Design mips_core, start of the top module:
module mips_core (
	input         clk,
	input         rst,           
	output [31:0] imem_addr,     
	input  [31:0] imem_rdata,    
	output [31:0] dmem_addr,     
	output [31:0] dmem_wdata,    
	output        dmem_we,       
	input  [31:0] dmem_rdata,    
	output        halt           
);
Settings: LEC_CHECK=0, CAP_MARGIN=5, CORE_MARGIN=2, CORE_UTILIZATION=72, CTS_CLUSTER_DIAMETER=97, CTS_CLUSTER_SIZE=41, PLACE_DENSITY=0.65, SETUP_SLACK_MARGIN=0.73, SLEW_MARGIN=20; clock period 3.74 ns.
run.sh (not shown) runs the stock make flow with config.mk's settings and CLKGATE_MAP_FILE=.
The starting point stopped in 4_1_cts on DPL-0033.
==> next run, changes <==
==> flow/config.mk (replaced) <==
export PLATFORM = sky130hd
export DESIGN_NAME = mips_core
export DESIGN_NICKNAME = mips_core
export VERILOG_FILES = /design/flow/design.v
export SDC_FILE = /design/flow/constraint.sdc
export NUM_CORES = 4
export LEC_CHECK = 0
export CAP_MARGIN = 20
export CORE_MARGIN = 2
export CORE_UTILIZATION = 70
export CTS_CLUSTER_SIZE = 18
export SLEW_MARGIN = 20
==> flow/constraint.sdc (replaced) <==
create_clock -name core_clock -period 5.82 [get_ports {clk}]
set_input_delay 1.1640 -clock core_clock [delete_from_list [all_inputs] [get_ports {clk}]]
set_output_delay 1.1640 -clock core_clock [all_outputs]
set_load 0.01 [all_outputs]
The changed run did not get past 5_1_grt.
Synthesized cell count is unchanged.
Die area goes up by 2.8%.
Area after synthesis is unchanged.

========
run A:
mips_core again, from the RTL that the note above started with.
## mips_core
module mips_core (
	input         clk,
	input         rst,           
	output [31:0] imem_addr,     
	input  [31:0] imem_rdata,    
	output [31:0] dmem_addr,     
	output [31:0] dmem_wdata,    
	output        dmem_we,       
	input  [31:0] dmem_rdata,    
	output        halt           
);
export LEC_CHECK = 0
export ABC_AREA = 0
export CAP_MARGIN = 20
export CELL_PAD_IN_SITES_GLOBAL_PLACEMENT = 0
export CORE_MARGIN = 7
export CORE_UTILIZATION = 70
export CTS_CLUSTER_DIAMETER = 324
export MIN_ROUTING_LAYER = met2
export SETUP_SLACK_MARGIN = 1.5
export SLEW_MARGIN = 20
create_clock -name core_clock -period 13.3 [get_ports {clk}]
Seen in the log of run A: GRT-0116 during 5_1_grt, after which the run never completed.
What run B does differently from run A at the input level:
--- a/flow/config.mk
+++ b/flow/config.mk
@@ -8 +7,0 @@
-export ABC_AREA = 0
@@ -10,6 +9,2 @@
-export CELL_PAD_IN_SITES_GLOBAL_PLACEMENT = 0
-export CORE_MARGIN = 7
-export CORE_UTILIZATION = 70
-export CTS_CLUSTER_DIAMETER = 324
-export MIN_ROUTING_LAYER = met2
-export SETUP_SLACK_MARGIN = 1.5
+export CORE_MARGIN = 2
+export CORE_UTILIZATION = 40
==> flow/constraint.sdc <==
create_clock -name core_clock -period 9.11 [get_ports {clk}]
set_input_delay 1.8220 -clock core_clock [delete_from_list [all_inputs] [get_ports {clk}]]
set_output_delay 1.8220 -clock core_clock [all_outputs]
set_load 0.01 [all_outputs]
[summary]
Run B completed every stage of the flow, and the final layout passed the timing, DRC and antenna checks. Run A: aborted in 5_1_grt (tool error). Level count of the clock H-tree essentially unchanged between run B and run A. On number of top-level design ports, run A tracks run B almost exactly. Run B vs run A on number of CTS-inserted buffers: run B is the higher one.
The inputs of run C differ from those of run B as listed below.
--- a/flow/config.mk
+++ b/flow/config.mk
@@ -8 +8 @@
-export CAP_MARGIN = 20
+export CAP_MARGIN = 35
@@ -10 +10,2 @@
-export CORE_UTILIZATION = 40
+export CORE_UTILIZATION = 61
+export SETUP_SLACK_MARGIN = 1.27
==> flow/constraint.sdc <==
create_clock -name core_clock -period 5.06 [get_ports {clk}]
set_input_delay 1.0120 -clock core_clock [delete_from_list [all_inputs] [get_ports {clk}]]
set_output_delay 1.0120 -clock core_clock [all_outputs]
set_load 0.01 [all_outputs]
==> comparison <==
- Run C had finished all stages when the layout checks came back failing, citing setup timing.
- [run C vs run B] number of non-clock buffers: higher in run C
- Compare run C and run B | part of the power in the clock network lower: run C
- Run C vs run B — power density over cell area rose 83%.
- Run C: routed wire length 35% above run B
- From run B to run C the numbers moved as follows: global-route usage +26 points, sequential power share lower, synthesized cell count ~0 delta.
Input-level comparison between run D and run C:
--- a/flow/config.mk
+++ b/flow/config.mk
@@ -8 +8 @@
-export CAP_MARGIN = 35
+export CAP_MARGIN = 20
@@ -10,3 +10,2 @@
-export CORE_UTILIZATION = 61
-export SETUP_SLACK_MARGIN = 1.27
-export SLEW_MARGIN = 20
+export CORE_UTILIZATION = 66
+export SLEW_MARGIN = 35
==> flow/constraint.sdc <==
create_clock -name core_clock -period 6.51 [get_ports {clk}]
set_input_delay 1.3020 -clock core_clock [delete_from_list [all_inputs] [get_ports {clk}]]
set_output_delay 1.3020 -clock core_clock [all_outputs]
set_load 0.01 [all_outputs]
[summary]
- Compare run D and run C | clock tree cell share of total cell area lower: run D
- From run D to run C, post-synthesis async set-or-reset flop share did not move at all.
- In the final reports, the cell area of run D is smaller than that of run C.
- Looking only at worst setup slack, and setting everything else aside, the higher value of run D and run C goes to run D.
- [compare] base=run C new=run D: average detailed-routed wire length per instance rose by 2.3 um; final cell count went down by 594; final total power -about 26%.
- Although it ran to completion, run D produced a layout that fails the final checks because of setup timing.
Input changes introduced in run E (baseline for comparison: run D):
--- a/flow/config.mk
+++ b/flow/config.mk
@@ -7,0 +8 @@
+export ABC_AREA = 0
@@ -8,0 +10 @@
+export CELL_PAD_IN_SITES_DETAIL_PLACEMENT = 0
@@ -10,0 +13 @@
+export CTS_CLUSTER_SIZE = 46
==> flow/constraint.sdc <==
create_clock -name core_clock -period 5.53 [get_ports {clk}]
set_input_delay 1.1060 -clock core_clock [delete_from_list [all_inputs] [get_ports {clk}]]
set_output_delay 1.1060 -clock core_clock [all_outputs]
set_load 0.01 [all_outputs]
[summary]
Run E did not finish; the tool stopped in 4_1_cts with error DPL-0033.
Run E vs. run D: mapped cell area held steady; number of nets produced by synthesis held steady; register bit count reported by yosys held steady.
Compared to run D, run E has area after detailed placement about 4% higher.
Run E against run D: placed wire-length estimate after detailed placement climbed 49 mm, summed standard-cell area reported by yosys barely changed, routability congestion estimate dropped 3.2%, chip area barely changed.
The inputs of run F differ from those of run E as listed below.
--- a/flow/config.mk
+++ b/flow/config.mk
@@ -8 +7,0 @@
-export ABC_AREA = 0
@@ -10 +8,0 @@
-export CELL_PAD_IN_SITES_DETAIL_PLACEMENT = 0
@@ -12,3 +10,2 @@
-export CORE_UTILIZATION = 66
-export CTS_CLUSTER_SIZE = 46
-export SLEW_MARGIN = 35
+export CORE_UTILIZATION = 40
+export SLEW_MARGIN = 20
==> flow/constraint.sdc <==
create_clock -name core_clock -period 7.1 [get_ports {clk}]
set_input_delay 1.4200 -clock core_clock [delete_from_list [all_inputs] [get_ports {clk}]]
set_output_delay 1.4200 -clock core_clock [all_outputs]
set_load 0.01 [all_outputs]
--- outcome ---
In summary, run F completed successfully, with a layout that passed the timing, DRC and antenna checks. Summary: with run E as the reference, last weighted congestion value of the routability-driven placer in run F moved down by a little under 10%. Diff run E..run F | number of nets at floorplan | unchanged. Floorplan-stage core utilization (higher): run E.
No activity file was given, so power comes from the tool's default toggle rates.
